Design microP, start of the top module:
module microP(
    input clk,
    input reset,
    output [7:0] imem_addr,
    input [16:0] imem_data,
    output [7:0] dmem_addr,
    output [7:0] dmem_wdata,
    output dmem_we,
    input [7:0] dmem_rdata,
    input [7:0] data_in,
    output out_we,
    output [7:0] data_out_col,
    output [7:0] data_out_addr
    );
clock: 1.78 ns
lec_check: 0
abc_area: 0
cap_margin: 40
cell_pad_in_sites_global_placement: 0
core_margin: 2
core_utilization: 72
hold_slack_margin: 0.29
max_routing_layer: met4
min_routing_layer: met1
place_density_lb_addon: 0.06
setup_slack_margin: 0.46
slew_margin: 0
tns_end_percent: 80
run.sh (not shown) runs the stock make flow with config.mk's settings and CLKGATE_MAP_FILE=.
The baseline never finished: it broke off in clock tree synthesis.
==> next run, changes <==
ABC_AREA = unset   (was 0)
CAP_MARGIN = 20   (was 40)
CELL_PAD_IN_SITES_GLOBAL_PLACEMENT = unset   (was 0)
CORE_UTILIZATION = 40   (was 72)
HOLD_SLACK_MARGIN = unset   (was 0.29)
MAX_ROUTING_LAYER = unset   (was met4)
MIN_ROUTING_LAYER = unset   (was met1)
PLACE_DENSITY = 0.6   (was unset)
PLACE_DENSITY_LB_ADDON = unset   (was 0.06)
SETUP_SLACK_MARGIN = unset   (was 0.46)
SLEW_MARGIN = 20   (was 0)
TNS_END_PERCENT = unset   (was 80)
clock period = 4.5 ns   (was 1.78 ns; I/O delays follow)
=> The changed run produced a clean layout. Die area rose by 77%. Synthesized area does not change. Synthesized cell count stays the same.
==> next run, changes <==
ABC_AREA = 1   (was unset)
CORE_UTILIZATION = 72   (was 40)
CTS_CLUSTER_SIZE = 98   (was unset)
clock period = 3.18 ns   (was 4.5 ns; I/O delays follow)
Outcome: The changed run aborted during global routing. Synthesized cell count went up by 38%. Die size goes down by 43%. Synthesized area climbs by 1.7%.
==> next run, changes <==
ABC_AREA = unset   (was 1)
CORE_UTILIZATION = 66   (was 72)
CTS_CLUSTER_SIZE = unset   (was 98)
PLACE_DENSITY = unset   (was 0.6)
clock period = 3.63 ns   (was 3.18 ns; I/O delays follow)
What happened:
- Now the flow finished but fails on setup timing
- synthesized area went down by 1.6%
- die size grows by 7.1%
- synthesized cell count drops by 28%


Setup of v15:
Starting RTL as in the previous note.
clock: 5.82 ns
lec_check: 0
abc_area: 0
cap_margin: 25
cell_pad_in_sites_detail_placement: 0
cell_pad_in_sites_global_placement: 1
core_margin: 3
core_utilization: 38
cts_cluster_diameter: 350
gpl_routability_driven: 1
hold_slack_margin: 0.05
max_routing_layer: met5
min_routing_layer: met1
slew_margin: 15
tns_end_percent: 80
Having completed the whole flow, v15 delivered a layout that passed the timing, design-rule and antenna checks.
## Diff of input files: v46 against v15
# v15
export LEC_CHECK = 0
export ABC_AREA = 0
export CAP_MARGIN = 25
export CELL_PAD_IN_SITES_DETAIL_PLACEMENT = 0
export CELL_PAD_IN_SITES_GLOBAL_PLACEMENT = 1
export CORE_MARGIN = 3
export CORE_UTILIZATION = 38
export CTS_CLUSTER_DIAMETER = 350
export GPL_ROUTABILITY_DRIVEN = 1
export HOLD_SLACK_MARGIN = 0.05
export MAX_ROUTING_LAYER = met5
export MIN_ROUTING_LAYER = met1
export SLEW_MARGIN = 15
export TNS_END_PERCENT = 80
create_clock -name core_clock -period 5.82 [get_ports {clk}]
# v46
export LEC_CHECK = 0
export ABC_AREA = 0
export CAP_MARGIN = 25
export CELL_PAD_IN_SITES_GLOBAL_PLACEMENT = 0
export CORE_MARGIN = 2
export CORE_UTILIZATION = 69
export MAX_ROUTING_LAYER = met4
export MIN_ROUTING_LAYER = met1
export PLACE_DENSITY = 0.59
export SLEW_MARGIN = 15
export TNS_END_PERCENT = 80
create_clock -name core_clock -period 3.44 [get_ports {clk}]
==> results <==
- The flow ended early for v46: it failed with a tool error in global routing (5_1_grt).
- Measured against each other, v46 and v15 differ in starting density of the core, the lower figure coming from v15.
- Detailed placer's ending HPWL in v46 is 240 µm higher than in v15
- Cmp v46 and v15 / post-CTS setup buffer count / higher: v46
- v46 has area after detailed placement above what v15 had.
- In the tables for v46 and v15, core region area reads higher with v15.
- v46 against v15: post-CTS resize count up 74, overall die area dropped about 45%.
- Compared with v15, v46 shows a lower pre-CTS worst setup slack.
The following lists how v57 was set up differently from v46:
# v46
export LEC_CHECK = 0
export ABC_AREA = 0
export CAP_MARGIN = 25
export CELL_PAD_IN_SITES_GLOBAL_PLACEMENT = 0
export CORE_MARGIN = 2
export CORE_UTILIZATION = 69
export MAX_ROUTING_LAYER = met4
export MIN_ROUTING_LAYER = met1
export PLACE_DENSITY = 0.59
export SLEW_MARGIN = 15
export TNS_END_PERCENT = 80
create_clock -name core_clock -period 3.44 [get_ports {clk}]
# v57
export LEC_CHECK = 0
export ABC_AREA = 0
export CAP_MARGIN = 25
export CELL_PAD_IN_SITES_GLOBAL_PLACEMENT = 0
export CORE_MARGIN = 2
export CORE_UTILIZATION = 66
export CTS_CLUSTER_DIAMETER = 103
export MAX_ROUTING_LAYER = met4
export MIN_ROUTING_LAYER = met1
export PLACE_DENSITY = 0.59
export SETUP_SLACK_MARGIN = 1.08
export SLEW_MARGIN = 15
export TNS_END_PERCENT = 80
create_clock -name core_clock -period 3.82 [get_ports {clk}]
--- outcome ---
- v57: it failed with a tool error in global routing (5_1_grt), so there are no final results.
- Re count of hold-fix buffers inserted at cts: no difference whatsoever between v46 and v57.
- Standard cell core area delta (v57 − v46): unfavourable
- On row count: between v57 and v46, it ends up higher for v57.
- v57 ends up with higher minimum setup slack after placement than v46 does.
- Summary of v57 over v46: chip width up 2.2%, initial core utilization down 3.2 points, post-CTS setup repair buffer count up 25, number of cells after detailed placement down 3.8%.
- Measured against each other, v57 and v46 differ in overall die area, the higher figure coming from v57.
- Going from v46 to v57, placement-stage cell area shrinks by 310 µm².
- v57 vs v46, routability congestion estimate from global placement went down by about 2.3%.
Changes in v12 relative to v57:
# v57
export LEC_CHECK = 0
export ABC_AREA = 0
export CAP_MARGIN = 25
export CELL_PAD_IN_SITES_GLOBAL_PLACEMENT = 0
export CORE_MARGIN = 2
export CORE_UTILIZATION = 66
export CTS_CLUSTER_DIAMETER = 103
export MAX_ROUTING_LAYER = met4
export MIN_ROUTING_LAYER = met1
export PLACE_DENSITY = 0.59
export SETUP_SLACK_MARGIN = 1.08
export SLEW_MARGIN = 15
export TNS_END_PERCENT = 80
create_clock -name core_clock -period 3.82 [get_ports {clk}]
# v12
export LEC_CHECK = 0
export ABC_AREA = 0
export CAP_MARGIN = 25
export CELL_PAD_IN_SITES_GLOBAL_PLACEMENT = 1
export CORE_MARGIN = 7
export CORE_UTILIZATION = 31
export MAX_ROUTING_LAYER = met4
export MIN_ROUTING_LAYER = met2
export PLACE_DENSITY = 0.59
export SETUP_SLACK_MARGIN = 1.15
export SLEW_MARGIN = 15
export TNS_END_PERCENT = 80
create_clock -name core_clock -period 5.23 [get_ports {clk}]
==> comparison <==
v57 did not finish; a tool error ended it in global routing (5_1_grt).
v12 ended with every stage complete and zero timing, DRC or antenna violations.
Taking v57 as the reference, in v12 die width +52%; post-placement cell area -1.7%; share of synthesized registers carrying an async set or reset ~0 delta; worst slack after detailed placement +440 ps; I/O pin count ~0 delta.
v12 -> v57: synthesized chip area reported by yosys delta 0, exact match
Compared with v57, in v12 initial standard-cell utilization of the core saw a decrease; placed wire-length estimate closely matched the old numbers.
Of v12 and v57, v57 shows the higher placer congestion estimate, with v12 below it.
Going from v57 to v12, flip-flop and latch count after synthesis held steady; die footprint grew by 21000 µm².


Setup of yarrow:
microP again, from the RTL that the note above started with.
make LEC_CHECK=0 ABC_AREA=1 CAP_MARGIN=20 CORE_MARGIN=2 CORE_UTILIZATION=72 CTS_CLUSTER_DIAMETER=379 CTS_CLUSTER_SIZE=72 GPL_ROUTABILITY_DRIVEN=0 HOLD_SLACK_MARGIN=0.29 PLACE_DENSITY_LB_ADDON=0.01 SETUP_SLACK_MARGIN=0.29 SLEW_MARGIN=40 finish   # period 2.01 ns
yarrow did not finish: a tool error stopped it during clock tree synthesis (4_1_cts).
Edits applied to the flow inputs when going from yarrow to garnet:
==> flow/config.mk <==
export PLATFORM = sky130hd
export DESIGN_NAME = microP
export DESIGN_NICKNAME = microP
export VERILOG_FILES = /design/flow/design.v
export SDC_FILE = /design/flow/constraint.sdc
export NUM_CORES = 4
export LEC_CHECK = 0
export CAP_MARGIN = 20
export CORE_MARGIN = 2
export CORE_UTILIZATION = 72
export CTS_CLUSTER_DIAMETER = 379
export CTS_CLUSTER_SIZE = 40
export PLACE_DENSITY_LB_ADDON = 0.01
export SLEW_MARGIN = 20
[summary]
What ended garnet was a tool error in clock tree synthesis (4_1_cts); the run never finished. Compared to yarrow, garnet has proportion of synthesized area in mux cells 12 points higher. Area fraction in full adders, half adders and majority gates: yarrow vs garnet, no meaningful difference. For the detailed placer's ending HPWL, garnet came in 4300 um lower than yarrow did. Looking at number of standard cells reported by yosys, garnet sits about 28% below yarrow. Synthesized cell count, garnet vs yarrow: down by more than a quarter. Placement-stage worst setup slack | garnet below yarrow. garnet vs. yarrow: cell area after placement went down by 2.6%; chip area from the yosys synthesis statistics shrank by 1.6%. Looking at sequential-to-total area share from yosys stat, garnet sits 0.74 points above yarrow. garnet: synthesized-area fraction occupied by ao, oa, aoi and oai cells 5.6 points above yarrow. Cmp garnet vs yarrow: full die area lower in garnet.
#### Input delta (pepper over garnet)
-- flow/config.mk --
<<< garnet, line 9
export CORE_MARGIN = 2
export CORE_UTILIZATION = 72
export CTS_CLUSTER_DIAMETER = 379
export CTS_CLUSTER_SIZE = 40
export PLACE_DENSITY_LB_ADDON = 0.01
export SLEW_MARGIN = 20
>>> pepper, line 9
export CORE_MARGIN = 2
export CORE_UTILIZATION = 65
export CTS_CLUSTER_SIZE = 32
export PLACE_DENSITY = 0.6
export SLEW_MARGIN = 20
==> flow/constraint.sdc <==
create_clock -name core_clock -period 3.35 [get_ports {clk}]
set_input_delay 0.6700 -clock core_clock [delete_from_list [all_inputs] [get_ports {clk}]]
set_output_delay 0.6700 -clock core_clock [all_outputs]
set_load 0.01 [all_outputs]
--- outcome ---
pepper: it failed during global routing (5_1_grt), and the tool reported GRT-0232.
[compare] base=garnet new=pepper: number of flops mapped to enable cells by yosys barely changed, routability congestion estimate from global placement down 2.1%, number of synthesized register bits has remained practically unchanged, number of standard-cell rows in the floorplan went up, count of placed standard cells including taps shrank by about 5%.
Delta (pepper minus garnet): half-perimeter wire length after placement went down by 4100 um, total die area picked up an extra 10%, die height grew by about 5%, core outline area +10%.
For lagoon, these inputs were changed with respect to pepper:
-- flow/config.mk --
<<< pepper, line 10
export CORE_UTILIZATION = 65
export CTS_CLUSTER_SIZE = 32
export PLACE_DENSITY = 0.6
export SLEW_MARGIN = 20
>>> lagoon, line 10
export CORE_UTILIZATION = 65
export CTS_CLUSTER_SIZE = 33
export PLACE_DENSITY = 0.6
export SLEW_MARGIN = 20
export TNS_END_PERCENT = 5
==> flow/constraint.sdc <==
create_clock -name core_clock -period 3.46 [get_ports {clk}]
set_input_delay 0.6920 -clock core_clock [delete_from_list [all_inputs] [get_ports {clk}]]
set_output_delay 0.6920 -clock core_clock [all_outputs]
set_load 0.01 [all_outputs]
Status for pepper and lagoon: no clean run. Tool error GRT-0232 stopped lagoon during global routing (5_1_grt); no final results. Chip area: pepper vs lagoon identical. Diff lagoon..pepper | post-synthesis async set-or-reset flop share | unchanged. Re number of flip-flops and latches in the synthesized netlist: no difference whatsoever between pepper and lagoon. Diff pepper..lagoon | total number of placement rows | unchanged. Comparing pepper and lagoon, the higher number of cells upsized or downsized after cts is on pepper. lagoon against pepper: number of top-level pins flat, deepest level of the CTS H-tree stayed essentially flat, pre-CTS setup slack saw an increase. lagoon vs. pepper: final weighted congestion in routability-driven placement up about 0.3%; sequential area share after synthesis has remained practically unchanged; number of placed cells counting well taps closely matched the old numbers.
Modified inputs, juniper compared to lagoon
-- flow/config.mk --
<<< lagoon, line 9
export CORE_MARGIN = 2
export CORE_UTILIZATION = 65
export CTS_CLUSTER_SIZE = 33
export PLACE_DENSITY = 0.6
export SLEW_MARGIN = 20
export TNS_END_PERCENT = 5
>>> juniper, line 9
export CORE_MARGIN = 2
export CORE_UTILIZATION = 61
export CTS_CLUSTER_SIZE = 42
export PLACE_DENSITY = 0.6
export SLEW_MARGIN = 20
==> flow/constraint.sdc <==
create_clock -name core_clock -period 3.34 [get_ports {clk}]
set_input_delay 0.6680 -clock core_clock [delete_from_list [all_inputs] [get_ports {clk}]]
set_output_delay 0.6680 -clock core_clock [all_outputs]
set_load 0.01 [all_outputs]
[summary]
- juniper: number of standard-cell rows in the floorplan is 1 higher than what lagoon reported.
- There was hardly any difference in post-placement cell area between juniper and lagoon.
- | number of cells upsized or downsized after cts | juniper vs lagoon | 6 higher |
- Core area up 840 um^2 in juniper wrt lagoon
- Diff juniper and lagoon: post-detailed-placement half-perimeter wirelength lower in juniper
- Summary of the comparison: die area is higher in juniper, relative to lagoon.
- Comparing juniper against lagoon, there is no change at all in fraction of the mapped netlist area in simple logic gates.
- juniper finished every stage; the final checks, however, were not passed, the failures being setup timing.
- Reported for juniper and lagoon, synthesized instance count turned out identical to the last digit.
- ~same yosys stat cell total in juniper and lagoon


microP again, from the RTL that the note above started with.
export LEC_CHECK = 0
export CAP_MARGIN = 20
export CORE_MARGIN = 2
export CORE_UTILIZATION = 68
export CTS_CLUSTER_DIAMETER = 104
export CTS_CLUSTER_SIZE = 37
export SETUP_SLACK_MARGIN = -0.26
export SLEW_MARGIN = 20
create_clock -name core_clock -period 3.51 [get_ports {clk}]
The starting point did not get past global routing (5_1_grt).
Next try:
- CORE_ASPECT_RATIO: not set -> 1.05
- CORE_UTILIZATION: 68 -> 59
- CTS_CLUSTER_DIAMETER: 104 -> not set
- CTS_CLUSTER_SIZE: 37 -> not set
- SETUP_SLACK_MARGIN: -0.26 -> not set
- clock period: 3.51 -> 5.0 ns (I/O delays scaled with it)
After rerunning: The new run completed with no timing, DRC or antenna violations. Synthesized area stays the same. Synthesized cell count is unchanged. Die size rose by 15%.
Next try:
- ABC_AREA: not set -> 1
- CELL_PAD_IN_SITES_GLOBAL_PLACEMENT: not set -> 3
- CORE_MARGIN: 2 -> 9
- CORE_UTILIZATION: 59 -> 38
- CTS_CLUSTER_SIZE: not set -> 89
- GPL_ROUTABILITY_DRIVEN: not set -> 0
- GPL_TIMING_DRIVEN: not set -> 1
- SETUP_SLACK_MARGIN: not set -> 1.17
- SLEW_MARGIN: 20 -> 15
Utilization goes down by 23 points.
Cell area increases by 7.7%.
Total power goes up by 45%.
Sequential power went up by 15%.
Setup slack is better by 0.50 ns.
Die area rises by 84%.
Register-to-register slack gains 0.50 ns.
Routed wire length went up by 11%.


Starting RTL as in the previous note.
Settings: LEC_CHECK=0, CAP_MARGIN=40, CORE_ASPECT_RATIO=0.5, CORE_MARGIN=10, CORE_UTILIZATION=72, CTS_CLUSTER_DIAMETER=376, CTS_CLUSTER_SIZE=30, HOLD_SLACK_MARGIN=-0.06, PLACE_DENSITY=0.37, SETUP_SLACK_MARGIN=-0.46, SLEW_MARGIN=20, TNS_END_PERCENT=60; clock period 5.0 ns.
Then changed:
==> flow/config.mk (replaced) <==
export PLATFORM = sky130hd
export DESIGN_NAME = microP
export DESIGN_NICKNAME = microP
export VERILOG_FILES = /design/flow/design.v
export SDC_FILE = /design/flow/constraint.sdc
export NUM_CORES = 4
export LEC_CHECK = 0
export ABC_AREA = 1
export CAP_MARGIN = 20
export CELL_PAD_IN_SITES_GLOBAL_PLACEMENT = 3
export CORE_ASPECT_RATIO = 1.05
export CORE_MARGIN = 9
export CORE_UTILIZATION = 38
export CTS_CLUSTER_DIAMETER = 237
export CTS_CLUSTER_SIZE = 89
export GPL_ROUTABILITY_DRIVEN = 0
export GPL_TIMING_DRIVEN = 0
export MIN_ROUTING_LAYER = met2
export SETUP_SLACK_MARGIN = 1.17
export SLEW_MARGIN = 15
Non-clock buffer count goes up by 56. Total power goes up by well over a third. Final cell count goes up by well over a third. Clock power goes down by a few percent. Area after synthesis goes up slightly.
Then changed:
==> flow/config.mk (replaced) <==
export PLATFORM = sky130hd
export DESIGN_NAME = microP
export DESIGN_NICKNAME = microP
export VERILOG_FILES = /design/flow/design.v
export SDC_FILE = /design/flow/constraint.sdc
export NUM_CORES = 4
export LEC_CHECK = 0
export ABC_AREA = 1
export CAP_MARGIN = 20
export CORE_ASPECT_RATIO = 1.05
export CORE_MARGIN = 5
export CORE_UTILIZATION = 59
export SLEW_MARGIN = 20
Cell count fell by 9.8%.
Routed wire length falls by 17%.
Die area fell by 40%.
Final area is lower by 9.5%.
Power goes down by 8.0%.
Critical path depth shrinks by 2.
Then changed:
--- a/flow/config.mk
+++ b/flow/config.mk
@@ -8,6 +8,6 @@
 export ABC_AREA = 1
 export CAP_MARGIN = 20
-export CORE_ASPECT_RATIO = 1.05
-export CORE_MARGIN = 5
-export CORE_UTILIZATION = 59
+export CORE_MARGIN = 2
+export CORE_UTILIZATION = 58
+export PLACE_DENSITY = 0.6
 export SLEW_MARGIN = 20
==> flow/constraint.sdc (replaced) <==
create_clock -name core_clock -period 2.83 [get_ports {clk}]
set_input_delay 0.5660 -clock core_clock [delete_from_list [all_inputs] [get_ports {clk}]]
set_output_delay 0.5660 -clock core_clock [all_outputs]
set_load 0.01 [all_outputs]
After rerunning: The changed run ran to the end with violations: negative setup slack; cell count went up by 8.2%; setup slack is worse by 1.0 ns; wire length went up by 18%; power went up by 94%.
Then changed:
--- a/flow/config.mk
+++ b/flow/config.mk
@@ -6,8 +6,7 @@
 export NUM_CORES = 4
 export LEC_CHECK = 0
-export ABC_AREA = 1
 export CAP_MARGIN = 20
 export CORE_MARGIN = 2
-export CORE_UTILIZATION = 58
+export CORE_UTILIZATION = 40
 export PLACE_DENSITY = 0.6
 export SLEW_MARGIN = 20
==> flow/constraint.sdc (replaced) <==
create_clock -name core_clock -period 5.0 [get_ports {clk}]
set_input_delay 1.0000 -clock core_clock [delete_from_list [all_inputs] [get_ports {clk}]]
set_output_delay 1.0000 -clock core_clock [all_outputs]
set_load 0.01 [all_outputs]
Result:
- Now the flow finished clean
- worst setup slack improves by 0.79 ns
- clock skew shrinks by 0.040 ns
- design area shrinks by roughly a tenth
- total power shrinks by well over a third
- hold slack improves by 0.0091 ns
- synthesized area shrinks slightly
Power is estimated from default activity; no workload was simulated.
